==> design/flow/design.v <==
`timescale 1ns / 1ps
module debounce_one_shot(
    input CLK,
    input EN,
    input RST,
    input BTN,
    output logic DB_BTN
    );
    localparam logic [7:0] c_LOW_GOING_HIGH_CLOCKS = 8'h19;  
    localparam logic [7:0] c_HIGH_GOING_LOW_CLOCKS = 8'h33;  
    localparam logic [7:0] c_ONE_SHOT_CLOCKS       = 8'h01;  
    typedef enum { ST_init, ST_BTN_low, ST_BTN_low_to_high, ST_BTN_high, ST_BTN_high_to_low, ST_one_shot} STATES;
    STATES NS, PS;
    logic [7:0] s_db_count;
    logic s_count_rst, s_count_inc;
    always_ff @(posedge CLK) begin
        if (RST == 1'b1)
            s_db_count <= 8'h00;
        else if (EN == 1'b1) begin
            if (s_count_rst == 1'b1)
                s_db_count <= 8'h00;
            else if (s_count_inc == 1'b1)
                s_db_count <= s_db_count + 1;
        end
    end
    always_ff @(posedge CLK) begin
       if (RST == 1'b1)
           PS <= ST_init;
       else if (EN == 1'b1)
           PS <= NS; 
    end
    always_comb begin
        NS = ST_init;
        DB_BTN = 1'b0;
        s_count_rst = 1'b0;
        s_count_inc = 1'b0;
        case (PS)
            ST_init: begin           
                NS = ST_BTN_low;
                DB_BTN = 1'b0;
                s_count_rst = 1'b1;
            end
            ST_BTN_low: begin    
                if (BTN == 1'b1) begin        
                    NS = ST_BTN_low_to_high;  
                    s_count_inc = 1'b1;        
                end
                else begin
                    NS = ST_BTN_low;         
                    s_count_rst = 1'b1;
                end
            end
            ST_BTN_low_to_high: begin    
                if (BTN == 1'b1) begin   
                    if (s_db_count == c_LOW_GOING_HIGH_CLOCKS) begin 
                        NS = ST_BTN_high;
                        s_count_rst = 1'b1;
                    end
                    else begin           
                        NS = ST_BTN_low_to_high;
                        s_count_inc = 1'b1;
                    end
                end
                else begin               
                    NS = ST_BTN_low;
                    s_count_rst = 1'b1;
                end
            end
            ST_BTN_high: begin           
                if (BTN == 1'b1) begin 
                    NS = ST_BTN_high;
                    s_count_rst = 1'b1;
                end
                else begin               
                    NS = ST_BTN_high_to_low;
                    s_count_inc = 1'b1;
                end
            end
            ST_BTN_high_to_low: begin
                if (BTN == 1'b0) begin   
                    if (s_db_count == c_HIGH_GOING_LOW_CLOCKS) begin 
                        NS = ST_one_shot;
                        s_count_rst = 1'b1;
                    end
                    else begin           
                        NS = ST_BTN_high_to_low;
                        s_count_inc = 1'b1;
                    end
                end
                else begin               
                    NS = ST_BTN_high;
                    s_count_rst = 1'b1;
                end 
            end
            ST_one_shot: begin   
                if (s_db_count == c_ONE_SHOT_CLOCKS) begin  
                    NS = ST_init;
                    s_count_rst = 1'b1;
                    DB_BTN = 1'b0;
                end
                else begin               
                    NS = ST_one_shot;
                    s_count_inc = 1'b1;
                    DB_BTN = 1'b1;
                end
            end
            default: begin               
                NS = ST_init;
                s_count_rst = 1'b1;
                s_count_inc = 1'b0;
                DB_BTN = 1'b0;
            end
        endcase
    end
endmodule
`timescale 1ns / 1ps
module position_mover(   
    input RBTN,  
    input LBTN,  
    input clock,
    input en,
    input reset,
    input rst,
    output [2:0] columnPosition
    );
    logic [2:0] position;
    always_ff @(posedge clock) begin
        if (reset)
            position <= 3'b011;
        else if (!en)
            position <= position;
        else if (rst)
            position <= 3'b011;
        else begin
            if(RBTN && !LBTN && position < 6)        
                position <= position + 1;
            else if (LBTN && !RBTN && position > 0)  
                position <= position - 1;
        end
    end   
    assign columnPosition = position;  
endmodule
`timescale 1ns / 1ps
module game_state(
    input clock,
    input en,                                
    input reset,                             
    input rst,                               
    input select,                            
    input [2:0] columnPosition,
    output logic [7:0][7:0] green_grid,        
    output logic [7:0][7:0] blue_grid        
    );
    reg turn;     
    always_ff @ (posedge clock) begin 
        if (reset)
            turn <= 0;
        else if (!en)
            turn <= turn;
        else if (rst)                                 
            turn <= 0;
        else begin
            if (select)                          
                turn <= ~turn;
        end
    end
    reg [7:0] topRow;
    always_comb begin
        case (columnPosition)
            3'b000: topRow = 8'b01111111;                
            3'b001: topRow = 8'b10111111;                
            3'b010: topRow = 8'b11011111;
            3'b011: topRow = 8'b11101111;
            3'b100: topRow = 8'b11110111;
            3'b101: topRow = 8'b11111011;
            3'b110: topRow = 8'b11111101;
            default: topRow = 8'b11111111;
        endcase;
    end
    reg [6:0][2:0] columnCount;                  
    always_ff @ (posedge clock) begin
        if (reset) begin
            for(int i = 0; i < 7; i ++) begin 
                columnCount[i] <= 3'b000; 
            end
        end
        else if (!en) begin
        end
        else if (rst) begin                                 
            for(int i = 0; i < 7; i ++) begin 
                columnCount[i] <= 3'b000; 
            end
        end    
        else begin
            if(select && columnCount[columnPosition] < 5)   
                columnCount[columnPosition] <= columnCount[columnPosition] + 1;
        end
    end
    always_ff @ (posedge clock) begin
      if (reset) begin
        for(int i = 0; i < 8; i++) begin
            green_grid[i] <= 8'b11111111;
            blue_grid[i] <= 8'b11111111;
        end
      end
      else if (en) begin
        case (turn)
            (1'b0): begin 
                    green_grid[0] <= topRow;
                    blue_grid[0] <= 8'b11111111;
             end
            (1'b1): begin
                blue_grid[0] <= topRow;
                green_grid[0] <= 8'b11111111;
             end
        endcase
        if (rst) begin                           
            for(int i = 1; i < 8; i++) begin
                green_grid[i] <= 8'b11111111;
                blue_grid[i] <= 8'b11111111;
            end
        end 
        else begin
            if (select) begin                    
                case (turn)
                    (1'b0):  green_grid[7 - columnCount[columnPosition]][7 - columnPosition] <= 1'b0; 
                    (1'b1): blue_grid[7 - columnCount[columnPosition]][7 - columnPosition] <= 1'b0;
                endcase
            end
        end
      end
    end
endmodule
`timescale 1ns / 1ps
module matrix_driver(
    input clock,  
    input en,
    input reset,
    input [7:0][7:0] green_grid, blue_grid,        
    output logic [7:0] green_driver, blue_driver, row_driver    
    );
    logic [2:0] count;                           
    always_ff @ (posedge clock) begin
        if (reset)
            count <= 3'b000;
        else if (en)
            count <= count + 3'b001;
    end
    always @ (*)  begin                           
        case (count)                             
            3'b000: row_driver = 8'b00000001;        
            3'b001: row_driver = 8'b00000010;       
            3'b010: row_driver = 8'b00000100;
            3'b011: row_driver = 8'b00001000;
            3'b100: row_driver = 8'b00010000;
            3'b101: row_driver = 8'b00100000;
            3'b110: row_driver = 8'b01000000;
            3'b111: row_driver = 8'b10000000;
            default: row_driver = 8'b00000000;
        endcase
    end
    assign green_driver = green_grid[count];         
    assign blue_driver = blue_grid[count];
endmodule
`timescale 1ns / 1ps
module connect_four(
    input clock,
    input reset,                        
    input rbtn, lbtn, mbtn, bbtn,
    output logic [7:0] row, greenColumn, blueColumn  
    );
    logic inter_clock, db_mbtn, db_bbtn, db_lbtn, db_rbtn;
    logic [7:0][7:0] blue_gridTest, green_gridTest;
    logic [2:0] position;
    logic [7:0] topRow;
    clk_div MYCLOCK (
        .clk(clock),
        .reset(reset),
        .sclk(inter_clock)
    );   
    debounce_one_shot debouncer1 (
        .CLK(clock),
        .EN(inter_clock),
        .RST(reset),
        .BTN(mbtn),
        .DB_BTN(db_mbtn)
    );
    debounce_one_shot debouncer2 (
        .CLK(clock),
        .EN(inter_clock),
        .RST(reset),
        .BTN(bbtn),
        .DB_BTN(db_bbtn)
    );
    debounce_one_shot debouncer3 (   
        .CLK(clock),
        .EN(inter_clock),
        .RST(reset),
        .BTN(rbtn),
        .DB_BTN(db_rbtn)
    );
    debounce_one_shot debouncer4 (   
        .CLK(clock),
        .EN(inter_clock),
        .RST(reset),
        .BTN(lbtn),
        .DB_BTN(db_lbtn)
    );
    position_mover mover(
        .RBTN(db_rbtn),
        .LBTN(db_lbtn),
        .rst(db_bbtn),
        .clock(clock),
        .en(inter_clock),
        .reset(reset),
        .columnPosition(position)
    );
    game_state game(
        .clock(clock),
        .en(inter_clock),
        .reset(reset),
        .rst(db_bbtn),
        .select(db_mbtn),
        .columnPosition(position),
        .green_grid(green_gridTest),
        .blue_grid(blue_gridTest)
    );
    matrix_driver driver (
        .clock(clock),
        .en(inter_clock),
        .reset(reset),
        .blue_grid(blue_gridTest),
        .green_grid(green_gridTest),
        .green_driver(greenColumn),
        .blue_driver(blueColumn),
        .row_driver(row)
    );
endmodule
module clk_div (
    input clk,
    input reset,
    output sclk
    );
  localparam integer MAX_COUNT = 60; 
  integer div_cnt;
  reg tmp_clk; 
   always @ (posedge clk)              
   begin
         if (reset)
         begin
            tmp_clk <= 0;
            div_cnt <= 0;
         end else if (div_cnt == MAX_COUNT) 
         begin
            tmp_clk <= ~tmp_clk; 
            div_cnt <= 0;
         end else
            div_cnt <= div_cnt + 1;  
   end 
   assign sclk = (div_cnt == MAX_COUNT) && !tmp_clk; 
endmodule
==> design/flow/run.sh <==
#!/bin/bash
# the make line also repeats each setting of config.mk as NAME=value (left out here)
make -C /OpenROAD-flow-scripts/flow DESIGN_CONFIG=/design/flow/config.mk WORK_HOME=/design/flow/orfs CLKGATE_MAP_FILE= finish
==> design/flow/config.mk <==
export PLATFORM = sky130hd
export DESIGN_NAME = connect_four
export DESIGN_NICKNAME = connect_four
export VERILOG_FILES = /design/flow/design.v
export SDC_FILE = /design/flow/constraint.sdc
export NUM_CORES = 4
export LEC_CHECK = 0
export CAP_MARGIN = 20
export CELL_PAD_IN_SITES_DETAIL_PLACEMENT = 0
export CELL_PAD_IN_SITES_GLOBAL_PLACEMENT = 0
export CORE_ASPECT_RATIO = 0.55
export CORE_MARGIN = 2
export CORE_UTILIZATION = 70
export CTS_CLUSTER_SIZE = 35
export GPL_TIMING_DRIVEN = 1
export PLACE_DENSITY_LB_ADDON = 0.08
export SETUP_SLACK_MARGIN = -0.29
export SLEW_MARGIN = 20
export TNS_END_PERCENT = 40
==> design/flow/constraint.sdc <==
create_clock -name core_clock -period 4.98 [get_ports {clock}]
set_input_delay 0.9960 -clock core_clock [delete_from_list [all_inputs] [get_ports {clock}]]
set_output_delay 0.9960 -clock core_clock [all_outputs]
set_load 0.01 [all_outputs]
==> results of run 1 <==
==> layer usage <==
layer,global-route usage (%),routed length (um)
met5,0,25
met4,7.940,658
met3,12.58,4481
met2,49.68,12990
met1,54.66,15330
==> final cells by class <==
cell class	instances	area [um2]
multi-input combinational	1006	6689
inverter	26	97.59
clock buffer	29	628.1
fill	1155	3490
tap	222	277.8
clock inverter	10	168.9
timing repair buffer	52	483.0
sequential	253	5067
antenna	1	2.502
==> through the flow <==
| step | util (%) | instance area (um2) | hold slack, ns | instances |
|---|---|---|---|---|
| finish | 79.36 | 13410 | 0.4630 | 1599 |
| global route | 79.34 | 13410 | 0.4698 | 1598 |
| CTS | 79.34 | 13410 | 0.4590 | 1598 |
| detailed placement | 74.63 | 12610 | 0.4416 | 1559 |
| global placement | 74.63 | 12610 | 0.4333 | 1559 |
| floorplan | - | 12240 | 0.4105 | 1372 |
==> results.sh, run 1 <==
# source this file to load flow results
export IMPL_swShare_pct=20.75
export IMPL_numCtsBuffers=23
export IMPL_drv_slew=0
export IMPL_synth_area_um2=12240
export IMPL_seqPwrFrac_pct=51.0
export IMPL_layout_nets=1389
export IMPL_slew_headroom_pct=23.91
export IMPL_syn_inst=1372
export IMPL_pre_cts_ws_ns=0.8025
export IMPL_cts_root_buffer="clkbuf_16"
export IMPL_ys_types=80
export IMPL_warnings=35
export IMPL_max_stage_delay_ns=0.56
export IMPL_rows=35
export IMPL_netlist_top_cell_by_area="dfxtp_1"
export IMPL_grt_util_all_layers_pct=36.23
export IMPL_r2r_end="game.green_grid[20]"
export IMPL_period_used_pct=88.29
export IMPL_period_needed_ns=4.397
export IMPL_total_power_uw=3970
export IMPL_first_pass_iters=5
export IMPL_synthMuxAreaShare_pct=9.373
export IMPL_hold_buffers=0
export IMPL_p_clk_share_pct=47.2
export IMPL_h_tree_depth=1
export IMPL_drv_cap=0
export IMPL_power_leader="sequential cells"
export IMPL_ys_seq_share_pct=41.38
export IMPL_crit_cells=14
export IMPL_powerDensity_nw_per_um2=296.0
export IMPL_finalSetupTns_ns=0
export IMPL_rsz0062_at_grt="no"
export IMPL_post_cts_resized=0
export IMPL_grt_max_degree=65
export IMPL_ys_sh_aoi_pct=18.50
export IMPL_ys_sh_xor_pct=2.862
export IMPL_wl_per_cell_um=20.94
export IMPL_hold_viol=0
export IMPL_pg_seq_uw=2030
export IMPL_design_core_area_um2=16900
export IMPL_critPathRequiredTime_ns=5.35
export IMPL_io_buffer_count=29
export IMPL_ys_warn_count=5
export IMPL_p_leak_uw=0.004644
export IMPL_cts_tree="done"
export IMPL_post_cts_buffers=0
export IMPL_comb_cell_power_uw=69.3
export IMPL_worstSetupEndpoint="game.green_grid[20]"
export IMPL_fp_nets=1399
export IMPL_ios=30
export IMPL_ys_sh_simple_pct=21.61
export IMPL_rr_startpoint="mover.position[0]"
export IMPL_grt_pass1_vias=9875
export IMPL_cts_sinks=253
export IMPL_cp_top_family="simple AND/OR/NAND/NOR gates"
export IMPL_cp_arrival_ns=4.76
export IMPL_clock_net_power_uw=1870
export IMPL_fp_util_pct=72.41
export IMPL_max_freq_ghz=0.2274
export IMPL_top_cell_area_share_pct=41.38
export IMPL_intPower_uw=3147
export IMPL_edf_count=0
export IMPL_first_iter_violations=1399
export IMPL_worstHoldPathType="flip-flop to flip-flop"
export IMPL_numSynthFlops=253
export IMPL_wirelength_um=33490
export IMPL_common_cells="dfxtp_1 (253), nor2_1 (182), a21oi_1 (144)"
export IMPL_p_switching_uw=823.9
export IMPL_via_count=10840
export IMPL_ant_nets=0
export IMPL_slowest_stage="a32o_1"
export IMPL_whs_path_depth=1
export IMPL_status="complete, no violations"
export IMPL_clock_latency_ns=0.51
export IMPL_synthArstFlopShare_pct=0
export IMPL_drc_errors=0
export IMPL_synth_avg_cell_area_um2=8.922
export IMPL_setup_violations=0
export IMPL_synth_logic_top_family="simple AND/OR/NAND/NOR gates"
export IMPL_yosys_top_cells_area="dfxtp_1 (41%), mux4_2 (6.3%), a21oi_1 (5.9%)"
export IMPL_pwr_share_comb_pct=1.7
export IMPL_chipWidth_um=182.3
export IMPL_crit_path_start_kind="flip-flop"
export IMPL_crit_start="mover.position[0]"
export IMPL_grt_overflow=0
export IMPL_criticalPathCategory="flip-flop to flip-flop"
export IMPL_hold_start="game.green_grid[0]"
export IMPL_synth_top_flop_cell="dfxtp_1"
export IMPL_grt_pass1_wl_um=53270
export IMPL_place_gp_congestion=0.9985
export IMPL_skew_ns=0.01533
export IMPL_fin_ws_ns=0.5830
export IMPL_grt_antenna_before_repair=3
export IMPL_crit_path_end_kind="flip-flop"
export IMPL_clockBufferDepth=3
export IMPL_area_growth_pct=9.588
export IMPL_place_hpwl_um=23510
export IMPL_chip_area_um2=18610
export IMPL_r2r_cells=14
export IMPL_crit_path_cell_trace="buf_4 > mux2i_1 > o22a_1 > and2_1 > inv_1 > ha_1 > nand2_1 > nor3_1 > ha_1 > inv_1 > nor3_1 > a32o_1 > nor4b_4 > a21oi_1"
export IMPL_critical_path_max_fanout=21
export IMPL_via_per_inst=6.777
export IMPL_ys_chip_area_um2=12240
export IMPL_fp_dieH_um=102.1
export IMPL_ys_cells=1372
export IMPL_cp_buffers_inverters=3
export IMPL_worstMarginPinSlew_ns=1.140
export IMPL_most_common_cell="dfxtp_1"
export IMPL_synthAdderAreaFrac_pct=2.147
export IMPL_whs_endpoint="game.green_grid[0]"
export IMPL_clkSlewWorstSetupHoldPaths_ns=0.07
export IMPL_r2r_setup_slack_ns=0.58
export IMPL_ir_worst_vdd_mv=0.2254
==> run 2, diff against run 1 <==
Settings changed: ABC_AREA set to 0, CELL_PAD_IN_SITES_DETAIL_PLACEMENT 0 to not set, CELL_PAD_IN_SITES_GLOBAL_PLACEMENT 0 to not set, CORE_ASPECT_RATIO 0.55 to not set, CORE_UTILIZATION 70 to 72, CTS_CLUSTER_DIAMETER set to 103, CTS_CLUSTER_SIZE 35 to 22, GPL_TIMING_DRIVEN 1 to not set, PLACE_DENSITY_LB_ADDON 0.08 to 0.28, SETUP_SLACK_MARGIN -0.29 to not set, TNS_END_PERCENT 40 to not set.
Clock period 4.98 ns to 2.85 ns, I/O delays scaled along.
==> run 2 against run 1 <==
Net effect:
- now fails the layout checks on setup timing
- area after synthesis unchanged
- largest power group unchanged
- non-clock buffer count increased by 109
- combinational power increased by 100%
- final area increased by 7.7%
- clock skew increased by 0.039 ns
- worst hold slack improved by 0.0088 ns
- fmax increased by 45%
==> results.sh, run 2 <==
# source this file to load flow results
export IMPL_rr_startpoint="mover.position[0]"
export IMPL_clkSlewWorstSetupHoldPaths_ns=0.09
export IMPL_placed_cells=1631
export IMPL_r2r_cells=14
export IMPL_synthMuxAreaShare_pct=9.373
export IMPL_p_leak_uw=0.005165
export IMPL_syn_inst=1372
export IMPL_area_growth_pct=18.06
export IMPL_ys_seq_share_pct=41.38
export IMPL_netlist_top_cell_by_area="dfxtp_1"
export IMPL_fp_util_pct=73.81
export IMPL_synth_logic_top_family="simple AND/OR/NAND/NOR gates"
export IMPL_rsz0062_at_grt="yes"
export IMPL_fill_cells=811
export IMPL_warnings=37
export IMPL_chipWidth_um=134.4
export IMPL_cp_arrival_ns=3.41
export IMPL_ys_sh_xor_pct=2.862
export IMPL_intPower_uw=4540
export IMPL_status="failed layout checks"
export IMPL_ys_types=80
export IMPL_synth_avg_cell_area_um2=8.922
export IMPL_fp_nets=1399
export IMPL_worstMarginPinSlew_ns=0.8468
export IMPL_slew_headroom_pct=43.03
export IMPL_crit_start="mover.position[0]"
export IMPL_yosys_top_cells_area="dfxtp_1 (41%), mux4_2 (6.3%), a21oi_1 (5.9%)"
export IMPL_grt_pass1_vias=11260
export IMPL_first_iter_violations=2195
export IMPL_critPathRequiredTime_ns=3.23
export IMPL_diodes=0
export IMPL_p_clk_share_pct=37.6
export IMPL_ys_chip_area_um2=12240
export IMPL_max_stage_delay_ns=0.49
export IMPL_dpl_cell_area_um2=13380
export IMPL_grt_pass1_wl_um=59460
export IMPL_ir_worst_vdd_mv=0.5445
export IMPL_power_leader="sequential cells"
export IMPL_via_count=12350
export IMPL_ios=30
export IMPL_fin_ws_ns=-0.1840
export IMPL_crit_path_end_kind="flip-flop"
export IMPL_grt_util_all_layers_pct=41.48
export IMPL_r2r_end="game.green_grid[55]"
export IMPL_hold_ws_ns=0.4718
export IMPL_cts_tree="done"
export IMPL_slowest_stage="mux4_2"
export IMPL_critical_path_max_fanout=8
export IMPL_pg_seq_uw=3540
export IMPL_design_core_area_um2=16580
export IMPL_edf_count=0
export IMPL_skew_ns=0.05469
export IMPL_whs_path_depth=1
export IMPL_r2r_setup_slack_ns=-0.18
export IMPL_cts_root_buffer="clkbuf_16"
export IMPL_ant_nets=0
export IMPL_most_common_cell="dfxtp_1"
export IMPL_final_cell_area_um2=14450
export IMPL_grt_overflow=0
export IMPL_synth_area_um2=12240
export IMPL_pwr_share_comb_pct=2.4
export IMPL_violations="setup timing"
export IMPL_first_pass_iters=12
export IMPL_drv_slew=0
export IMPL_worstHoldPathType="flip-flop to flip-flop"
export IMPL_max_freq_ghz=0.3296
export IMPL_place_hpwl_um=22900
export IMPL_io_buffer_count=29
export IMPL_drv_cap=0
export IMPL_clockBufferDepth=3
export IMPL_synthAdderAreaFrac_pct=2.147
export IMPL_drc_errors=0
export IMPL_clock_latency_ns=0.53
export IMPL_fp_dieH_um=134.4
export IMPL_worstSetupEndpoint="game.green_grid[55]"
export IMPL_post_route_util_pct=87.14
export IMPL_ys_sh_simple_pct=21.61
export IMPL_p_switching_uw=1346
export IMPL_layout_nets=1490
export IMPL_total_power_uw=5886
export IMPL_wirelength_um=42520
export IMPL_hold_start="game.green_grid[0]"
export IMPL_numSynthFlops=253
export IMPL_common_cells="dfxtp_1 (253), nor2_1 (182), a21oi_1 (144)"
export IMPL_criticalPathCategory="flip-flop to flip-flop"
export IMPL_numCtsBuffers=15
export IMPL_swShare_pct=22.87
export IMPL_crit_path_start_kind="flip-flop"
export IMPL_comb_cell_power_uw=139
export IMPL_synthArstFlopShare_pct=0
export IMPL_wl_per_cell_um=25.27
export IMPL_grt_antenna_before_repair=0
export IMPL_whs_endpoint="game.green_grid[0]"
export IMPL_h_tree_depth=1
export IMPL_place_gp_congestion=1.009
export IMPL_ys_cells=1372
export IMPL_cts_sinks=253
export IMPL_hold_viol=0
export IMPL_via_per_inst=7.337
export IMPL_rows=47
export IMPL_layout_cells_non_filler=1683
export IMPL_ys_warn_count=5
export IMPL_cp_buffers_inverters=5
export IMPL_synth_top_flop_cell="dfxtp_1"
export IMPL_crit_path_cell_trace="buf_6 > mux2i_1 > mux4_2 > inv_2 > ha_4 > nand2_4 > nor3_4 > ha_4 > inv_1 > buf_4 > a32o_2 > nor4b_4 > buf_6 > a21oi_2"
export IMPL_top_cell_area_share_pct=41.38
export IMPL_grt_max_degree=49
export IMPL_crit_cells=14
export IMPL_seqPwrFrac_pct=60.1
export IMPL_cp_top_family="buffers and inverters"
export IMPL_setup_violations=75
export IMPL_clock_net_power_uw=2210
export IMPL_powerDensity_nw_per_um2=407.3
export IMPL_ys_sh_aoi_pct=18.50
export IMPL_chip_area_um2=18060
export IMPL_period_used_pct=106.5
export IMPL_period_needed_ns=3.034
## run 2: layer usage
metal,routed length (um),track usage [%]
met1,14440,51.54
met3,5562,8.617
met5,0,0
met4,3939,25.15
met2,18580,66.61
## run 2: final cells by class
type,count,area (um2),share of cell area (%)
Clock inverter,2,25.02,0.1732
Multi-Input combinational cell,1006,7030,48.65
Tap cell,220,275.3,1.905
Sequential cell,253,5079,35.14
Clock buffer,15,375.4,2.597
Inverter,26,100.1,0.6926
Timing Repair Buffer,161,1567,10.84
## run 2: stage by stage
step | setup TNS, ns | setup slack, ns
final | -4.800 | -0.1840
after floorplan | -4.056 | -0.1261
after detailed placement | -0.6706 | -0.08557
after global routing | -9.867 | -0.4007
after CTS | 0 | 0.003415
after global placement | 0 | 0.01725
## run 2: what timing repair did
item,CTS,global route
gates cloned,4,1
setup endpoints to repair,66,121
buffers inserted,11,19
hold buffers,0,0
resized,30,72
pin swaps,0,11
==> run 3, diff against run 2 <==
Settings changed: ABC_AREA 0 to not set, CELL_PAD_IN_SITES_DETAIL_PLACEMENT set to 0, CELL_PAD_IN_SITES_GLOBAL_PLACEMENT set to 0, CORE_ASPECT_RATIO set to 0.55, CORE_MARGIN 2 to 3, CORE_UTILIZATION 72 to 66, CTS_CLUSTER_DIAMETER 103 to not set, CTS_CLUSTER_SIZE 22 to not set, GPL_TIMING_DRIVEN set to 1, PLACE_DENSITY_LB_ADDON 0.28 to 0.08, TNS_END_PERCENT set to 40.
Clock period 2.85 ns to 2.74 ns, I/O delays scaled along.
==> run 3 against run 2 <==
Net effect:
- still fails the layout checks on setup timing
- synthesized cell count stayed put
- critical path depth is 1 higher
- clock skew shrank 0.023 ns
- routed wire length is 1.5% lower
- sequential cell count stayed put
- cell count up 4.5%
- sequential power up 4%
- register-to-register slack got worse by 0.14 ns
- combinational power grew 5%
==> results.sh, run 3 <==
# source this file to load flow results
export IMPL_synthAdderAreaFrac_pct=2.147
export IMPL_post_route_util_pct=85.05
export IMPL_p_clk_share_pct=46.1
export IMPL_drc_errors=0
export IMPL_h_tree_depth=1
export IMPL_grt_overflow=0
export IMPL_max_stage_delay_ns=0.37
export IMPL_whs_path_depth=1
export IMPL_swShare_pct=21.58
export IMPL_worstHoldPathType="flip-flop to flip-flop"
export IMPL_intPower_uw=5562
export IMPL_r2r_end="game.green_grid[10]"
export IMPL_design_core_area_um2=17930
export IMPL_ys_seq_share_pct=41.38
export IMPL_powerDensity_nw_per_um2=465.2
export IMPL_place_gp_congestion=1.017
export IMPL_crit_path_start_kind="flip-flop"
export IMPL_first_iter_violations=1721
export IMPL_grt_pass1_vias=10730
export IMPL_p_leak_uw=0.005517
export IMPL_syn_inst=1372
export IMPL_edf_count=0
export IMPL_r2r_cells=15
export IMPL_fp_util_pct=68.28
export IMPL_ir_worst_vdd_mv=0.5541
export IMPL_yosys_top_cells_area="dfxtp_1 (41%), mux4_2 (6.3%), a21oi_1 (5.9%)"
export IMPL_worstMarginPinSlew_ns=0.7023
export IMPL_violations="setup timing"
export IMPL_area_growth_pct=24.56
export IMPL_slew_headroom_pct=52.98
export IMPL_crit_path_end_kind="flip-flop"
export IMPL_power_leader="sequential cells"
export IMPL_clock_net_power_uw=3270
export IMPL_period_used_pct=111.8
export IMPL_cts_root_buffer="clkbuf_16"
export IMPL_drv_cap=0
export IMPL_rows=36
export IMPL_grt_util_all_layers_pct=37.07
export IMPL_rsz0062_at_grt="yes"
export IMPL_r2r_setup_slack_ns=-0.32
export IMPL_ys_types=80
export IMPL_layout_nets=1525
export IMPL_cp_buffers_inverters=2
export IMPL_cts_tree="done"
export IMPL_comb_cell_power_uw=146
export IMPL_crit_path_cell_trace="buf_4 > mux2i_1 > o22a_1 > and2_4 > inv_4 > ha_4 > nand2_4 > nor3_4 > ha_4 > a31oi_4 > nand3_2 > nor2_2 > a21boi_4 > nand2_1 > a31o_2"
export IMPL_criticalPathCategory="flip-flop to flip-flop"
export IMPL_grt_max_degree=74
export IMPL_numSynthFlops=253
export IMPL_cp_top_family="AND-OR/OR-AND gates"
export IMPL_ios=30
export IMPL_hold_viol=0
export IMPL_top_cell_area_share_pct=41.38
export IMPL_chip_area_um2=20290
export IMPL_cp_arrival_ns=3.49
export IMPL_ant_nets=0
export IMPL_seqPwrFrac_pct=51.9
export IMPL_crit_cells=15
export IMPL_via_count=12170
export IMPL_synth_avg_cell_area_um2=8.922
export IMPL_worstSetupEndpoint="game.green_grid[10]"
export IMPL_setup_violations=113
export IMPL_rr_startpoint="mover.position[0]"
export IMPL_ys_sh_aoi_pct=18.50
export IMPL_synthMuxAreaShare_pct=9.373
export IMPL_crit_start="mover.position[0]"
export IMPL_numCtsBuffers=22
export IMPL_synth_top_flop_cell="dfxtp_1"
export IMPL_fill_cells=977
export IMPL_clock_latency_ns=0.53
export IMPL_synth_logic_top_family="simple AND/OR/NAND/NOR gates"
export IMPL_synthArstFlopShare_pct=0
export IMPL_common_cells="dfxtp_1 (253), nor2_1 (182), a21oi_1 (144)"
export IMPL_hold_start="game.blue_grid[0]"
export IMPL_pwr_share_comb_pct=2.1
export IMPL_crit_path_frequent_cell="ha_4"
export IMPL_wl_per_cell_um=23.83
export IMPL_ys_chip_area_um2=12240
export IMPL_ys_warn_count=5
export IMPL_status="failed layout checks"
export IMPL_max_freq_ghz=0.3265
export IMPL_layout_cells_non_filler=1758
export IMPL_place_hpwl_um=25230
export IMPL_netlist_top_cell_by_area="dfxtp_1"
export IMPL_ys_sh_simple_pct=21.61
export IMPL_cts_sinks=253
export IMPL_clockBufferDepth=3
export IMPL_fin_ws_ns=-0.3229
export IMPL_clkSlewWorstSetupHoldPaths_ns=0.08
export IMPL_synth_area_um2=12240
export IMPL_p_switching_uw=1531
export IMPL_warnings=38
export IMPL_io_buffer_count=29
export IMPL_slowest_stage="dfxtp_4"
export IMPL_critical_path_max_fanout=5
export IMPL_period_needed_ns=3.063
export IMPL_whs_endpoint="game.blue_grid[0]"
export IMPL_fp_dieH_um=107.0
export IMPL_chipWidth_um=189.6
export IMPL_wirelength_um=41900
export IMPL_grt_pass1_wl_um=59730
export IMPL_ys_sh_xor_pct=2.862
export IMPL_placed_cells=1680
export IMPL_pg_seq_uw=3680
export IMPL_drv_slew=0
export IMPL_most_common_cell="dfxtp_1"
export IMPL_first_pass_iters=7
export IMPL_critPathRequiredTime_ns=3.17
export IMPL_ys_cells=1372
export IMPL_via_per_inst=6.922
export IMPL_grt_antenna_before_repair=4
export IMPL_fp_nets=1399
export IMPL_skew_ns=0.03142
export IMPL_diodes=0
[run 3: final cells by class]
cell class / instances / area (um2) / share of cell area [%]
timing repair buffer: 189 / 1775 / 11.64
sequential: 253 / 5079 / 33.31
multi-input combinational: 1006 / 7242 / 47.50
clock inverter: 2 / 38.79 / 0.2544
clock buffer: 35 / 700.7 / 4.595
tap: 247 / 309.0 / 2.027
inverter: 26 / 102.6 / 0.6729
[run 3: per-stage QoR]
step | setup WS [ns] | instance area [um2] | total power (uW) | hold slack (ns) | TNS [ns]
2_1_floorplan | -0.2361 | 12440 | 3860 | 0.4105 | -12.73
4_1_cts | -0.1536 | 14800 | 7045 | 0.4505 | -0.6188
3_3_place_gp | -0.1987 | 13620 | 3902 | 0.4291 | -7.269
5_1_grt | -0.3667 | 15250 | 7222 | 0.4633 | -17.44
3_5_place_dp | -0.2758 | 13620 | 3903 | 0.4407 | -13.48
6_report | -0.3229 | 15250 | 7093 | 0.4778 | -14.20
[run 3: metal layers]
metal / part of all wire (%) / global-route usage [%] / up-vias
met5: 0.11 / 2.308 / -
met4: 3.6 / 9.436 / 8
met3: 14 / 11.83 / 211
met2: 42 / 50.87 / 919
met1: 40 / 55.86 / 5783
li1: - / - / 5248
[run 3: what timing repair did]
action,4_1_cts,5_1_grt
buffers inserted,18,22
hold buffers,0,0
setup endpoints to repair,134,149
resized,96,87
gates cloned,2,1
pin swaps,14,13
==> run 4, diff against run 3 <==
Settings changed: CORE_ASPECT_RATIO 0.55 to 0.59, CORE_MARGIN 3 to 2, CORE_UTILIZATION 66 to 47, GPL_TIMING_DRIVEN 1 to not set, MIN_ROUTING_LAYER set to met1, PLACE_DENSITY_LB_ADDON 0.08 to 0.28, TNS_END_PERCENT 40 to 90.
Clock period 2.74 ns to 4.99 ns, I/O delays scaled along.
==> run 4 against run 3 <==
Net effect:
- the run now finishes clean
- area after synthesis unchanged
- clock power is 43% lower
- utilization fell by 32 points
- global-route usage decreased by 14 points
- largest power group unchanged
==> results.sh, run 4 <==
# source this file to load flow results
export IMPL_crit_path_start_kind="flip-flop"
export IMPL_powerDensity_nw_per_um2=291.7
export IMPL_post_route_util_pct=52.85
export IMPL_grt_pass1_vias=9324
export IMPL_ys_sh_xor_pct=2.862
export IMPL_worstSetupEndpoint="game.green_grid[24]"
export IMPL_slowest_stage="dfxtp_1"
export IMPL_most_common_cell="dfxtp_1"
export IMPL_grt_overflow=0
export IMPL_worstMarginPinSlew_ns=1.015
export IMPL_warnings=35
export IMPL_grt_max_degree=65
export IMPL_rsz0062_at_grt="no"
export IMPL_slew_headroom_pct=32.21
export IMPL_max_stage_delay_ns=0.61
export IMPL_post_cts_buffers=0
export IMPL_layout_nets=1393
export IMPL_ir_worst_vdd_mv=0.1662
export IMPL_hold_start="game.blue_grid[0]"
export IMPL_place_gp_congestion=0.9521
export IMPL_intPower_uw=3113
export IMPL_pre_cts_ws_ns=0.8297
export IMPL_area_growth_pct=10.86
export IMPL_synthArstFlopShare_pct=0
export IMPL_logic_area_um2=6689
export IMPL_cp_top_family="simple AND/OR/NAND/NOR gates"
export IMPL_crit_path_end_kind="flip-flop"
export IMPL_synth_area_um2=12240
export IMPL_syn_inst=1372
export IMPL_criticalPathCategory="flip-flop to flip-flop"
export IMPL_status="complete, no violations"
export IMPL_fill_cells=2364
export IMPL_grt_util_all_layers_pct=23.39
export IMPL_grt_pass1_wl_um=51550
export IMPL_synth_top_flop_cell="dfxtp_1"
export IMPL_first_pass_iters=8
export IMPL_r2r_setup_slack_ns=0.65
export IMPL_via_per_inst=5.997
export IMPL_r2r_cells=14
export IMPL_place_hpwl_um=22630
export IMPL_clock_net_power_uw=1870
export IMPL_ys_cells=1372
export IMPL_p_clk_share_pct=47.2
export IMPL_post_cts_resized=0
export IMPL_ys_seq_share_pct=41.38
export IMPL_final_seq_area_um2=5070
export IMPL_critPathRequiredTime_ns=5.38
export IMPL_chip_area_um2=27400
export IMPL_rr_startpoint="mover.position[0]"
export IMPL_pg_seq_uw=2020
export IMPL_ys_sh_simple_pct=21.61
export IMPL_drv_slew=0
export IMPL_synth_logic_top_family="simple AND/OR/NAND/NOR gates"
export IMPL_yosys_top_cells_area="dfxtp_1 (41%), mux4_2 (6.3%), a21oi_1 (5.9%)"
export IMPL_seqPwrFrac_pct=51.1
export IMPL_grt_antenna_before_repair=0
export IMPL_critical_path_max_fanout=14
export IMPL_wirelength_um=32520
export IMPL_ios=30
export IMPL_synth_avg_cell_area_um2=8.922
export IMPL_dpl_cell_area_um2=12770
export IMPL_clockBufferDepth=3
export IMPL_placed_cells=1692
export IMPL_chipWidth_um=214.1
export IMPL_edf_count=0
export IMPL_netlist_top_cell_by_area="dfxtp_1"
export IMPL_synthAdderAreaFrac_pct=2.147
export IMPL_diodes=0
export IMPL_whs_path_depth=1
export IMPL_hold_viol=0
export IMPL_ys_types=80
export IMPL_crit_cells=14
export IMPL_drv_cap=0
export IMPL_synthMuxAreaShare_pct=9.373
export IMPL_cts_tree="done"
export IMPL_worstHoldPathType="flip-flop to flip-flop"
export IMPL_drc_errors=0
export IMPL_clock_latency_ns=0.55
export IMPL_layout_cells_non_filler=1734
export IMPL_common_cells="dfxtp_1 (253), nor2_1 (182), a21oi_1 (144)"
export IMPL_cts_sinks=253
export IMPL_period_needed_ns=4.338
export IMPL_rows=45
export IMPL_power_leader="sequential cells"
export IMPL_first_iter_violations=1154
export IMPL_comb_cell_power_uw=67.7
export IMPL_io_buffer_count=29
export IMPL_ant_nets=0
export IMPL_fin_ws_ns=0.6520
export IMPL_period_used_pct=86.93
export IMPL_pwr_share_comb_pct=1.7
export IMPL_cts_root_buffer="clkbuf_16"
export IMPL_ys_warn_count=5
export IMPL_crit_path_cell_trace="mux2_2 > a21oi_2 > and2_1 > inv_1 > ha_1 > nand2_1 > nor3_1 > ha_1 > inv_1 > nor3_1 > a32o_1 > buf_4 > nor4b_4 > a21oi_1"
export IMPL_cp_buffers_inverters=3
export IMPL_r2r_end="game.green_grid[24]"
export IMPL_whs_endpoint="game.blue_grid[0]"
export IMPL_wl_per_cell_um=18.75
export IMPL_skew_ns=0.02712
export IMPL_max_freq_ghz=0.2305
export IMPL_p_switching_uw=845.4
export IMPL_numCtsBuffers=24
export IMPL_numSynthFlops=253
export IMPL_ys_sh_aoi_pct=18.50
export IMPL_p_leak_uw=0.004651
export IMPL_h_tree_depth=1
export IMPL_setup_violations=0
export IMPL_design_core_area_um2=25670
export IMPL_crit_start="mover.position[0]"
export IMPL_via_count=10400
export IMPL_cp_arrival_ns=4.72
export IMPL_finalSetupTns_ns=0
export IMPL_ys_chip_area_um2=12240
export IMPL_fp_dieH_um=128.0
export IMPL_final_cell_area_um2=13570
export IMPL_fp_util_pct=47.68
export IMPL_hold_buffers=0
export IMPL_clkSlewWorstSetupHoldPaths_ns=0.06
export IMPL_fp_nets=1399
export IMPL_swShare_pct=21.36
export IMPL_top_cell_area_share_pct=41.38
## run 4: area by class of cell
type	count	share of cell area, %
inverter	26	0.7192
tap	352	3.246
clock buffer	34	5.154
sequential	253	37.36
clock inverter	8	0.6823
timing repair buffer	55	3.541
multi-input combinational	1006	49.29
## run 4: layer usage
metal  vias to the layer above  wire length, um  track usage (%)
met1                      4998            16220            36.06
met2                       360            12750            31.88
met3                        48             3081            7.117
met4                         0              465            4.167
li1                       4992                -                -
met5                         -                0                0
## run 4: metrics by stage
stage               total power, uW  hold WS [ns]
floorplan                      2119        0.4105
global placement               2135        0.4276
detailed placement             2135        0.4274
CTS                            3991        0.4452
global route                   4076        0.4785
finish                         3959        0.4437
==> run 5, diff against run 4 <==
Settings changed: ABC_AREA set to 1, CELL_PAD_IN_SITES_DETAIL_PLACEMENT 0 to not set, CELL_PAD_IN_SITES_GLOBAL_PLACEMENT 0 to not set, CORE_ASPECT_RATIO 0.59 to not set, CORE_UTILIZATION 47 to 72, CTS_CLUSTER_SIZE set to 100, MIN_ROUTING_LAYER met1 to not set, PLACE_DENSITY set to 0.39, PLACE_DENSITY_LB_ADDON 0.28 to not set, TNS_END_PERCENT 90 to not set.
Clock period 4.99 ns to 2.76 ns, I/O delays scaled along.
==> run 5 against run 4 <==
Net effect:
- now fails the layout checks on setup timing
- register-to-register slack lost 0.61 ns
- combinational power rose to 3.5 times the previous value
- sequential power is 81% higher
- critical path depth fell by 7
- clock skew shrank 0.011 ns
- via count grew 33%
- area after synthesis up 9.6%
- total power rose by 85%
- utilization rose by 31 points
- critical path type is now flip-flop to output pin
- highest routed layer unchanged
==> results.sh, run 5 <==
# source this file to load flow results
export IMPL_status="failed layout checks"
export IMPL_violations="setup timing"
export IMPL_fill_cells=1168
export IMPL_ys_types=59
export IMPL_synthAdderAreaFrac_pct=1.959
export IMPL_seqPwrFrac_pct=50.0
export IMPL_period_used_pct=101.5
export IMPL_design_core_area_um2=18150
export IMPL_grt_pass1_wl_um=62920
export IMPL_wirelength_um=39510
export IMPL_cp_top_family="AND-OR/OR-AND gates"
export IMPL_cts_sinks=253
export IMPL_drc_errors=0
export IMPL_grt_antenna_before_repair=0
export IMPL_place_gp_congestion=0.9664
export IMPL_drv_slew=0
export IMPL_hold_start="game.green_grid[14]"
export IMPL_synth_logic_top_family="simple AND/OR/NAND/NOR gates"
export IMPL_worstMarginPinSlew_ns=0.6878
export IMPL_finalSetupTns_ns=-0.08087
export IMPL_io_buffer_count=29
export IMPL_first_pass_iters=6
export IMPL_swShare_pct=22.40
export IMPL_skew_ns=0.01635
export IMPL_crit_path_start_kind="flip-flop"
export IMPL_yosys_top_cells_area="dfxtp_1 (38%), nand2_1 (12%), inv_1 (8.2%)"
export IMPL_grt_util_all_layers_pct=38.59
export IMPL_pg_seq_uw=3660
export IMPL_crit_start="driver.count[0]"
export IMPL_chipWidth_um=140.5
export IMPL_placed_cells=2185
export IMPL_chip_area_um2=19730
export IMPL_common_cells="nand2_1 (414), inv_1 (292), dfxtp_1 (253)"
export IMPL_clock_latency_ns=0.54
export IMPL_area_growth_pct=13.30
export IMPL_diodes=0
export IMPL_max_stage_delay_ns=0.45
export IMPL_netlist_top_cell_by_area="dfxtp_1"
export IMPL_fp_nets=1991
export IMPL_ys_seq_share_pct=37.77
export IMPL_synth_top_flop_cell="dfxtp_1"
export IMPL_ys_sh_xor_pct=2.239
export IMPL_critical_path_max_fanout=30
export IMPL_rows=49
export IMPL_ys_warn_count=5
export IMPL_layout_cells_non_filler=2245
export IMPL_layout_nets=2025
export IMPL_cts_tree="done"
export IMPL_p_clk_share_pct=46.8
export IMPL_wl_per_cell_um=17.60
export IMPL_grt_max_degree=55
export IMPL_crit_path_cell_trace="inv_2 > buf_12 > nand2_1 > o21ai_0 > a221oi_1 > a31oi_1 > dlygate4sd2_1"
export IMPL_crit_cells=7
export IMPL_hold_viol=0
export IMPL_intPower_uw=5684
export IMPL_most_common_cell="nand2_1"
export IMPL_period_needed_ns=2.803
export IMPL_cts_root_buffer="clkbuf_16"
export IMPL_pwr_share_comb_pct=3.2
export IMPL_rr_startpoint="mover.position[0]"
export IMPL_ys_chip_area_um2=13410
export IMPL_p_switching_uw=1641
export IMPL_via_per_inst=6.160
export IMPL_clkSlewWorstSetupHoldPaths_ns=0.06
export IMPL_total_power_uw=7325
export IMPL_grt_pass1_vias=13170
export IMPL_warnings=38
export IMPL_synthMuxAreaShare_pct=0
export IMPL_grt_overflow=0
export IMPL_fp_dieH_um=140.5
export IMPL_criticalPathCategory="flip-flop to output pin"
export IMPL_synth_avg_cell_area_um2=6.828
export IMPL_clock_net_power_uw=3430
export IMPL_synth_area_um2=13410
export IMPL_clockBufferDepth=3
export IMPL_critPathRequiredTime_ns=2.21
export IMPL_worstSetupEndpoint="blueColumn[5]"
export IMPL_whs_endpoint="game.green_grid[14]"
export IMPL_max_freq_ghz=0.3568
export IMPL_cp_buffers_inverters=3
export IMPL_ir_worst_vdd_mv=0.4905
export IMPL_first_iter_violations=1585
export IMPL_fin_ws_ns=-0.04252
export IMPL_via_count=13830
export IMPL_hold_ws_ns=0.4426
export IMPL_h_tree_depth=1
export IMPL_place_hpwl_um=25510
export IMPL_p_leak_uw=0.006521
export IMPL_ios=30
export IMPL_powerDensity_nw_per_um2=482.1
export IMPL_hold_buffers=0
export IMPL_crit_path_end_kind="output pin"
export IMPL_whs_path_depth=2
export IMPL_numSynthFlops=253
export IMPL_ys_sh_aoi_pct=17.61
export IMPL_setup_violations=2
export IMPL_cp_arrival_ns=2.25
export IMPL_ys_sh_simple_pct=28.64
export IMPL_ant_nets=0
export IMPL_top_cell_area_share_pct=37.77
export IMPL_ys_cells=1964
export IMPL_fp_util_pct=73.90
export IMPL_syn_inst=1964
export IMPL_rsz0062_at_grt="yes"
export IMPL_r2r_setup_slack_ns=0.04
export IMPL_drv_cap=0
export IMPL_r2r_end="game.green_grid[17]"
export IMPL_r2r_cells=17
export IMPL_synthArstFlopShare_pct=0
export IMPL_comb_cell_power_uw=237
export IMPL_edf_count=0
export IMPL_slew_headroom_pct=53.72
export IMPL_worstHoldPathType="flip-flop to flip-flop"
export IMPL_power_leader="sequential cells"
export IMPL_numCtsBuffers=26
export IMPL_slowest_stage="a221oi_1"
## run 5: layout make-up
type | instances | area (um2) | area share, %
clock buffers | 37 | 743.2 | 4.891
clock inverters | 9 | 75.07 | 0.4941
inverters | 305 | 1151 | 7.576
multi-input cells | 1316 | 6978 | 45.92
flip-flops and latches | 253 | 5075 | 33.40
well taps | 229 | 286.5 | 1.886
repair buffers | 96 | 885.9 | 5.830
## run 5: metrics by stage
stage               setup slack [ns]  instance area [um2]  utilization (%)
floorplan                    0.09252                13410                -
global route                -0.04610                15190            83.73
global placement             0.09615                14000            77.14
detailed placement           0.01897                14000            77.14
CTS                         0.003115                14890            82.05
finish                      -0.04252                15190            83.73
## run 5: timing repair
item	4_1_cts	5_1_grt
gates cloned	1	1
buffers inserted	3	9
gates resized	21	66
endpoints found under the setup margin	20	139
pin swaps	4	17
## run 5: metal layers
layer	GRT usage [%]	wire [um]
met3	5.470	4021
met1	48.18	15070
met2	65.56	18220
met5	0	0
met4	19.42	2198
==> run 6, diff against run 5 <==
Settings changed: ABC_AREA 1 to not set, CELL_PAD_IN_SITES_DETAIL_PLACEMENT set to 0, CELL_PAD_IN_SITES_GLOBAL_PLACEMENT set to 0, CORE_ASPECT_RATIO set to 0.55, CORE_UTILIZATION 72 to 45, CTS_CLUSTER_SIZE 100 to not set, GPL_TIMING_DRIVEN set to 1, PLACE_DENSITY 0.39 to not set, PLACE_DENSITY_LB_ADDON set to 0.08, TNS_END_PERCENT set to 40.
Clock period 2.76 ns to 3.23 ns, I/O delays scaled along.
==> run 6 against run 5 <==
Net effect:
- now clean on timing, DRC and antenna
- first-iteration DRC count shrank 28%
- sequential power down 15%
- area after synthesis is 8.7% lower
- critical path depth shrank 3
- non-clock buffer count increased by 20
- sequential share of layout area up 2.1 points
- critical path type unchanged
- clock power shrank 14%
- critical endpoint is now greenColumn[4]
- die area rose by 45%
- register-to-register slack improved by 0.11 ns
- synthesized cell count down 30%
==> results.sh, run 6 <==
# source this file to load flow results
export IMPL_ys_types=80
export IMPL_p_clk_share_pct=47.6
export IMPL_ys_warn_count=5
export IMPL_synthMuxAreaShare_pct=9.373
export IMPL_wirelength_um=35810
export IMPL_max_freq_ghz=0.3153
export IMPL_criticalPathCategory="flip-flop to output pin"
export IMPL_numCtsBuffers=25
export IMPL_first_iter_violations=1145
export IMPL_wl_per_cell_um=19.77
export IMPL_ant_nets=0
export IMPL_synth_logic_top_family="simple AND/OR/NAND/NOR gates"
export IMPL_finalSetupTns_ns=0
export IMPL_ys_sh_aoi_pct=18.50
export IMPL_rsz0062_at_grt="yes"
export IMPL_powerDensity_nw_per_um2=433.7
export IMPL_via_count=10690
export IMPL_ys_chip_area_um2=12240
export IMPL_setup_violations=0
export IMPL_fp_nets=1399
export IMPL_cp_top_family="multiplexers"
export IMPL_worstSetupEndpoint="greenColumn[4]"
export IMPL_fp_util_pct=46.13
export IMPL_pre_cts_ws_ns=0.07143
export IMPL_synth_area_um2=12240
export IMPL_status="complete, no violations"
export IMPL_crit_path_cell_trace="buf_12 > mux4_2 > mux2_2 > clkdlybuf4s50_1"
export IMPL_numSynthFlops=253
export IMPL_cp_buffers_inverters=2
export IMPL_power_leader="sequential cells"
export IMPL_ys_sh_simple_pct=21.61
export IMPL_grt_pass1_wl_um=57250
export IMPL_cts_root_buffer="clkbuf_16"
export IMPL_cts_tree="done"
export IMPL_r2r_cells=13
export IMPL_chipWidth_um=226.4
export IMPL_hold_start="game.green_grid[0]"
export IMPL_edf_count=0
export IMPL_first_pass_iters=5
export IMPL_syn_inst=1372
export IMPL_swShare_pct=21.49
export IMPL_grt_util_all_layers_pct=25.35
export IMPL_final_seq_area_um2=5070
export IMPL_drc_errors=0
export IMPL_synthAdderAreaFrac_pct=2.147
export IMPL_comb_cell_power_uw=120
export IMPL_p_switching_uw=1331
export IMPL_slowest_stage="mux4_2"
export IMPL_logic_area_um2=6777
export IMPL_most_common_cell="dfxtp_1"
export IMPL_grt_pass1_vias=9756
export IMPL_r2r_end="game.green_grid[39]"
export IMPL_grt_max_degree=45
export IMPL_area_growth_pct=16.65
export IMPL_r2r_setup_slack_ns=0.15
export IMPL_diodes=0
export IMPL_period_used_pct=98.19
export IMPL_clock_net_power_uw=2950
export IMPL_hold_viol=0
export IMPL_rr_startpoint="mover.position[0]"
export IMPL_drv_slew=0
export IMPL_common_cells="dfxtp_1 (253), nor2_1 (182), a21oi_1 (144)"
export IMPL_crit_path_end_kind="output pin"
export IMPL_rows=44
export IMPL_h_tree_depth=1
export IMPL_ios=30
export IMPL_slew_headroom_pct=50.93
export IMPL_ys_sh_xor_pct=2.862
export IMPL_synth_avg_cell_area_um2=8.922
export IMPL_clkSlewWorstSetupHoldPaths_ns=0.06
export IMPL_p_leak_uw=0.005013
export IMPL_worstMarginPinSlew_ns=0.7304
export IMPL_place_hpwl_um=25410
export IMPL_clockBufferDepth=3
export IMPL_synth_top_flop_cell="dfxtp_1"
export IMPL_place_gp_congestion=0.9130
export IMPL_drv_cap=0
export IMPL_design_core_area_um2=26540
export IMPL_pwr_share_comb_pct=1.9
export IMPL_whs_endpoint="game.green_grid[0]"
export IMPL_seqPwrFrac_pct=50.5
export IMPL_cp_arrival_ns=2.53
export IMPL_critPathRequiredTime_ns=2.58
export IMPL_skew_ns=0.01010
export IMPL_cts_sinks=253
export IMPL_max_stage_delay_ns=0.53
export IMPL_fin_ws_ns=0.05833
export IMPL_ir_worst_vdd_mv=0.3235
export IMPL_crit_path_start_kind="flip-flop"
export IMPL_clock_latency_ns=0.54
export IMPL_critical_path_max_fanout=38
export IMPL_whs_path_depth=1
export IMPL_hold_ws_ns=0.4459
export IMPL_grt_antenna_before_repair=0
export IMPL_fp_dieH_um=126.3
export IMPL_intPower_uw=4862
export IMPL_warnings=36
export IMPL_post_route_util_pct=53.81
export IMPL_chip_area_um2=28600
export IMPL_top_cell_area_share_pct=41.38
export IMPL_synthArstFlopShare_pct=0
export IMPL_io_buffer_count=29
export IMPL_ys_seq_share_pct=41.38
export IMPL_fill_cells=2461
export IMPL_pg_seq_uw=3120
export IMPL_via_per_inst=5.900
export IMPL_crit_cells=4
export IMPL_yosys_top_cells_area="dfxtp_1 (41%), mux4_2 (6.3%), a21oi_1 (5.9%)"
export IMPL_layout_nets=1455
export IMPL_grt_overflow=0
export IMPL_worstHoldPathType="flip-flop to flip-flop"
export IMPL_ys_cells=1372
export IMPL_netlist_top_cell_by_area="dfxtp_1"
export IMPL_crit_start="driver.count[1]"
export IMPL_period_needed_ns=3.172
## run 6: final cells by class
class | count | area share [%]
multi-input combinational | 1006 | 47.46
sequential | 253 | 35.51
timing repair buffer | 116 | 7.413
clock buffer | 39 | 5.380
tap | 368 | 3.225
inverter | 26 | 0.6835
clock inverter | 3 | 0.3330
## run 6: layer usage
layer	wire length, um	up-vias	GRT usage, %
li1	-	5131	-
met1	19100	5141	43.04
met2	13180	388	31.56
met3	3209	25	6.185
met4	318	0	3.289
met5	0	-	0
## run 6: timing repair
| action | 4_1_cts | 5_1_grt |
|---|---|---|
| resized | 2 | 21 |
| endpoints found under the setup margin | 10 | 75 |
| cloned | 1 | 0 |
| pin swaps | 0 | 1 |
| buffers inserted | 2 | 4 |
| hold buffers | 0 | 0 |
## run 6: through the flow
step / instance area (um2) / instances / total power (uW)
2_1_floorplan: 12270 / 1372 / 3274
3_3_place_gp: 13290 / 1762 / 3316
3_5_place_dp: 13290 / 1762 / 3315
4_1_cts: 14170 / 1807 / 6251
5_1_grt: 14280 / 1811 / 6390
6_report: 14280 / 1811 / 6193
==> run 7, diff against run 6 <==
Settings changed: CELL_PAD_IN_SITES_DETAIL_PLACEMENT 0 to not set, CELL_PAD_IN_SITES_GLOBAL_PLACEMENT 0 to not set, CORE_ASPECT_RATIO 0.55 to not set, CORE_UTILIZATION 45 to 9, GPL_TIMING_DRIVEN 1 to not set, PLACE_DENSITY set to 0.6, PLACE_DENSITY_LB_ADDON 0.08 to not set, TNS_END_PERCENT 40 to not set.
Clock period 3.23 ns to 14.3 ns, I/O delays scaled along.
==> run 7 against run 6 <==
Net effect:
- still clean
- register-to-register slack improved by 9.2 ns
- critical path depth did not move
- die area rose to 4.9 times the previous value
- final area rose by 8.0%
- critical endpoint is now blueColumn[2]
==> results.sh, run 7 <==
# source this file to load flow results
export IMPL_intPower_uw=1142
export IMPL_edf_count=0
export IMPL_critPathRequiredTime_ns=11.44
export IMPL_first_pass_iters=5
export IMPL_finalSetupTns_ns=0
export IMPL_pg_seq_uw=706
export IMPL_highest_layer="met5"
export IMPL_crit_path_cell_trace="buf_4 > mux4_2 > mux2_2 > clkdlybuf4s50_1"
export IMPL_period_used_pct=41.09
export IMPL_criticalPathCategory="flip-flop to output pin"
export IMPL_ys_sh_aoi_pct=18.50
export IMPL_hold_viol=0
export IMPL_synthMuxAreaShare_pct=9.373
export IMPL_met3_length_um=2174
export IMPL_cp_arrival_ns=3.02
export IMPL_r2r_cells=14
export IMPL_synthArstFlopShare_pct=0
export IMPL_chipWidth_um=372.8
export IMPL_synth_top_flop_cell="dfxtp_1"
export IMPL_clock_net_power_uw=740
export IMPL_max_freq_ghz=0.1702
export IMPL_placed_cells=3109
export IMPL_fp_util_pct=9.047
export IMPL_crit_start="driver.count[1]"
export IMPL_grt_pass1_wl_um=55170
export IMPL_cp_buffers_inverters=2
export IMPL_powerDensity_nw_per_um2=95.26
export IMPL_period_needed_ns=5.876
export IMPL_chip_area_um2=139000
export IMPL_first_iter_violations=812
export IMPL_synth_area_um2=12240
export IMPL_io_buffer_count=29
export IMPL_status="complete, no violations"
export IMPL_design_core_area_um2=135300
export IMPL_grt_max_degree=87
export IMPL_rows=135
export IMPL_layout_nets=1387
export IMPL_ios=30
export IMPL_crit_path_end_kind="output pin"
export IMPL_common_cells="dfxtp_1 (253), nor2_1 (182), a21oi_1 (144)"
export IMPL_place_hpwl_um=24340
export IMPL_skew_ns=0.05896
export IMPL_numSynthFlops=253
export IMPL_dr_wl_met2_um=16070
export IMPL_fill_cells=15480
export IMPL_netlist_top_cell_by_area="dfxtp_1"
export IMPL_total_power_uw=1470
export IMPL_via_count=10290
export IMPL_syn_inst=1372
export IMPL_synth_avg_cell_area_um2=8.922
export IMPL_ys_sh_xor_pct=2.862
export IMPL_grt_overflow=0
export IMPL_clock_latency_ns=0.61
export IMPL_p_switching_uw=327.4
export IMPL_hold_start="debouncer4.PS[5]"
export IMPL_max_stage_delay_ns=0.56
export IMPL_post_cts_buffers=0
export IMPL_ir_worst_vdd_mv=0.08321
export IMPL_clkSlewWorstSetupHoldPaths_ns=0.06
export IMPL_numCtsBuffers=30
export IMPL_whs_endpoint="debouncer4.PS[1]"
export IMPL_p_clk_share_pct=50.4
export IMPL_pre_cts_ws_ns=9.002
export IMPL_ys_cells=1372
export IMPL_cts_sinks=253
export IMPL_r2r_end="game.green_grid[20]"
export IMPL_worstMarginPinSlew_ns=1.125
export IMPL_pwr_share_comb_pct=1.6
export IMPL_h_tree_depth=1
export IMPL_power_leader="clock"
export IMPL_most_common_cell="dfxtp_1"
export IMPL_fp_dieH_um=372.8
export IMPL_yosys_top_cells_area="dfxtp_1 (41%), mux4_2 (6.3%), a21oi_1 (5.9%)"
export IMPL_crit_path_start_kind="flip-flop"
export IMPL_synth_logic_top_family="simple AND/OR/NAND/NOR gates"
export IMPL_fp_nets=1399
export IMPL_drv_slew=0
export IMPL_routedLengthMet1_um=15940
export IMPL_crit_cells=4
export IMPL_top_cell_area_share_pct=41.38
export IMPL_via_per_inst=3.257
export IMPL_synthAdderAreaFrac_pct=2.147
export IMPL_rsz0062_at_grt="no"
export IMPL_ant_nets=0
export IMPL_ys_chip_area_um2=12240
export IMPL_setup_violations=0
export IMPL_cts_tree="done"
export IMPL_p_leak_uw=0.004672
export IMPL_place_gp_congestion=0.8273
export IMPL_r2r_setup_slack_ns=9.32
export IMPL_drc_errors=0
export IMPL_post_route_util_pct=11.40
export IMPL_rr_startpoint="mover.position[0]"
export IMPL_swShare_pct=22.28
export IMPL_seqPwrFrac_pct=48.1
export IMPL_grt_antenna_before_repair=5
export IMPL_cts_root_buffer="clkbuf_16"
export IMPL_fin_ws_ns=8.424
export IMPL_drv_cap=0
export IMPL_ys_seq_share_pct=41.38
export IMPL_slew_headroom_pct=24.92
export IMPL_wl_per_cell_um=11.08
export IMPL_area_growth_pct=26.03
export IMPL_cp_top_family="buffers and inverters"
export IMPL_worstHoldPathType="flip-flop to flip-flop"
export IMPL_ys_warn_count=5
export IMPL_whs_path_depth=2
export IMPL_clockBufferDepth=3
export IMPL_critical_path_max_fanout=29
export IMPL_wirelength_um=35010
export IMPL_grt_pass1_vias=9686
export IMPL_warnings=35
export IMPL_ys_types=80
export IMPL_worstSetupEndpoint="blueColumn[2]"
export IMPL_comb_cell_power_uw=23.2
export IMPL_layout_cells_non_filler=3160
export IMPL_hold_buffers=0
export IMPL_diodes=0
export IMPL_slowest_stage="mux4_2"
export IMPL_post_cts_resized=0
export IMPL_grt_util_all_layers_pct=4.837
export IMPL_ys_sh_simple_pct=21.61
[run 7: final cells by class]
class	count	area, um2	share of cell area [%]
Tap cell	1781	2228	14.44
Multi-Input combinational cell	1006	6689	43.36
Sequential cell	253	5067	32.85
Clock buffer	37	797.0	5.166
Inverter	26	97.59	0.6326
Clock inverter	14	155.1	1.006
Timing Repair Buffer	43	392.9	2.547
[run 7: per-layer routing]
metal,vias up,track usage (%)
li1,4986,-
met1,5015,6.360
met2,219,7.839
met3,65,1.295
met4,6,1.104
met5,-,0
[run 7: metrics by stage]
step	cell area, um2	hold slack [ns]
4_1_cts	15430	0.4635
2_1_floorplan	12240	0.4105
5_1_grt	15430	0.4887
6_report	15430	0.4617
3_3_place_gp	14480	0.4459
3_5_place_dp	14480	0.4411
==> run 8, diff against run 7 <==
Settings changed: CORE_UTILIZATION 9 to 26.
Clock period 14.3 ns to 14.2 ns, I/O delays scaled along.
==> run 8 against run 7 <==
Net effect:
- largest power group unchanged
- still clean
- non-clock buffer count fell by 2
- worst setup slack better by 0.24 ns
- first-iteration DRC count is 18% higher
- synthesized cell count is the same
- sequential cell count did not move
==> results.sh, run 8 <==
# source this file to load flow results
export IMPL_ys_sh_xor_pct=2.862
export IMPL_h_tree_depth=1
export IMPL_common_cells="dfxtp_1 (253), nor2_1 (182), a21oi_1 (144)"
export IMPL_pg_seq_uw=711
export IMPL_synth_avg_cell_area_um2=8.922
export IMPL_hold_start="game.green_grid[0]"
export IMPL_wl_per_cell_um=16.01
export IMPL_critPathRequiredTime_ns=11.36
export IMPL_top_cell_area_share_pct=41.38
export IMPL_grt_pass1_wl_um=52030
export IMPL_crit_path_start_kind="flip-flop"
export IMPL_ys_chip_area_um2=12240
export IMPL_chip_area_um2=48830
export IMPL_period_used_pct=38.96
export IMPL_powerDensity_nw_per_um2=105.8
export IMPL_first_pass_iters=5
export IMPL_swShare_pct=20.84
export IMPL_whs_path_depth=1
export IMPL_post_cts_resized=0
export IMPL_ant_nets=0
export IMPL_p_switching_uw=307.1
export IMPL_grt_util_all_layers_pct=12.74
export IMPL_skew_ns=0.01510
export IMPL_intPower_uw=1167
export IMPL_ir_worst_vdd_mv=0.1011
export IMPL_cp_buffers_inverters=1
export IMPL_ys_warn_count=5
export IMPL_synth_top_flop_cell="dfxtp_1"
export IMPL_grt_max_degree=67
export IMPL_met3_length_um=1713
export IMPL_layout_nets=1381
export IMPL_chipWidth_um=221.0
export IMPL_synthMuxAreaShare_pct=9.373
export IMPL_crit_cells=3
export IMPL_worstSetupEndpoint="blueColumn[7]"
export IMPL_cts_root_buffer="clkbuf_16"
export IMPL_most_common_cell="dfxtp_1"
export IMPL_hold_viol=0
export IMPL_crit_path_cell_trace="mux4_2 > mux2_2 > clkdlybuf4s50_1"
export IMPL_numSynthFlops=253
export IMPL_seqPwrFrac_pct=48.2
export IMPL_crit_path_end_kind="output pin"
export IMPL_wirelength_um=31720
export IMPL_yosys_top_cells_area="dfxtp_1 (41%), mux4_2 (6.3%), a21oi_1 (5.9%)"
export IMPL_fp_dieH_um=221.0
export IMPL_edf_count=0
export IMPL_first_iter_violations=959
export IMPL_netlist_top_cell_by_area="dfxtp_1"
export IMPL_design_core_area_um2=46560
export IMPL_synthAdderAreaFrac_pct=2.147
export IMPL_clock_latency_ns=0.55
export IMPL_status="complete, no violations"
export IMPL_cts_tree="done"
export IMPL_grt_pass1_vias=9725
export IMPL_routedLengthMet1_um=14180
export IMPL_rows=79
export IMPL_numCtsBuffers=26
export IMPL_synthArstFlopShare_pct=0
export IMPL_fp_nets=1399
export IMPL_dr_wl_met2_um=14760
export IMPL_syn_inst=1372
export IMPL_slowest_stage="dfxtp_4"
export IMPL_ys_sh_aoi_pct=18.50
export IMPL_io_buffer_count=29
export IMPL_max_freq_ghz=0.1807
export IMPL_highest_layer="met5"
export IMPL_max_stage_delay_ns=0.75
export IMPL_comb_cell_power_uw=23.5
export IMPL_place_gp_congestion=0.8335
export IMPL_via_per_inst=5.191
export IMPL_clkSlewWorstSetupHoldPaths_ns=0.06
export IMPL_r2r_cells=14
export IMPL_grt_antenna_before_repair=1
export IMPL_criticalPathCategory="flip-flop to output pin"
export IMPL_worstHoldPathType="flip-flop to flip-flop"
export IMPL_drv_cap=0
export IMPL_rr_startpoint="mover.position[0]"
export IMPL_rsz0062_at_grt="no"
export IMPL_synth_area_um2=12240
export IMPL_post_cts_buffers=0
export IMPL_ys_cells=1372
export IMPL_warnings=35
export IMPL_r2r_setup_slack_ns=9.32
export IMPL_drc_errors=0
export IMPL_clockBufferDepth=3
export IMPL_whs_endpoint="game.green_grid[0]"
export IMPL_setup_violations=0
export IMPL_grt_overflow=0
export IMPL_area_growth_pct=13.80
export IMPL_cts_sinks=253
export IMPL_p_clk_share_pct=50.2
export IMPL_ys_sh_simple_pct=21.61
export IMPL_period_needed_ns=5.533
export IMPL_finalSetupTns_ns=0
export IMPL_cp_top_family="multiplexers"
export IMPL_r2r_end="game.green_grid[20]"
export IMPL_pwr_share_comb_pct=1.6
export IMPL_post_route_util_pct=29.92
export IMPL_drv_slew=0
export IMPL_place_hpwl_um=21540
export IMPL_slew_headroom_pct=34.55
export IMPL_ys_seq_share_pct=41.38
export IMPL_fp_util_pct=26.29
export IMPL_via_count=10280
export IMPL_critical_path_max_fanout=42
export IMPL_crit_start="driver.count[0]"
export IMPL_ios=30
export IMPL_hold_buffers=0
export IMPL_power_leader="clock"
export IMPL_diodes=0
export IMPL_cp_arrival_ns=2.69
export IMPL_clock_net_power_uw=740
export IMPL_p_leak_uw=0.004653
export IMPL_worstMarginPinSlew_ns=0.9804
export IMPL_ys_types=80
export IMPL_synth_logic_top_family="simple AND/OR/NAND/NOR gates"
-- run 8: metrics by stage --
stage | std cells | area [um2] | power, uW | hold slack (ns) | setup WS [ns]
after floorplan | 1372 | 12240 | 744.7 | 0.4105 | 9.109
after global placement | 1932 | 12980 | 750.2 | 0.4427 | 8.886
after detailed placement | 1932 | 12980 | 750.6 | 0.4446 | 8.848
after CTS | 1980 | 13910 | 1494 | 0.4592 | 8.262
after global routing | 1981 | 13930 | 1522 | 0.4894 | 8.545
final | 1981 | 13930 | 1474 | 0.4544 | 8.667
-- run 8: final cells by class --
class / count / area (um2)
clock buffer: 37 / 773.2
clock inverter: 11 / 158.9
fill: 4771 / 32630
inverter: 26 / 97.59
multi-input combinational: 1006 / 6693
sequential: 253 / 5072
tap: 607 / 759.5
timing repair buffer: 41 / 375.4
-- run 8: layer usage --
metal / GRT usage (%) / vias up
met3: 1.939 / 69
met1: 16.71 / 4938
met5: 0 / -
met2: 20.85 / 289
li1: - / 4985
met4: 5.326 / 2
Power figures rest on the tool's default switching activity, not on a simulated workload.
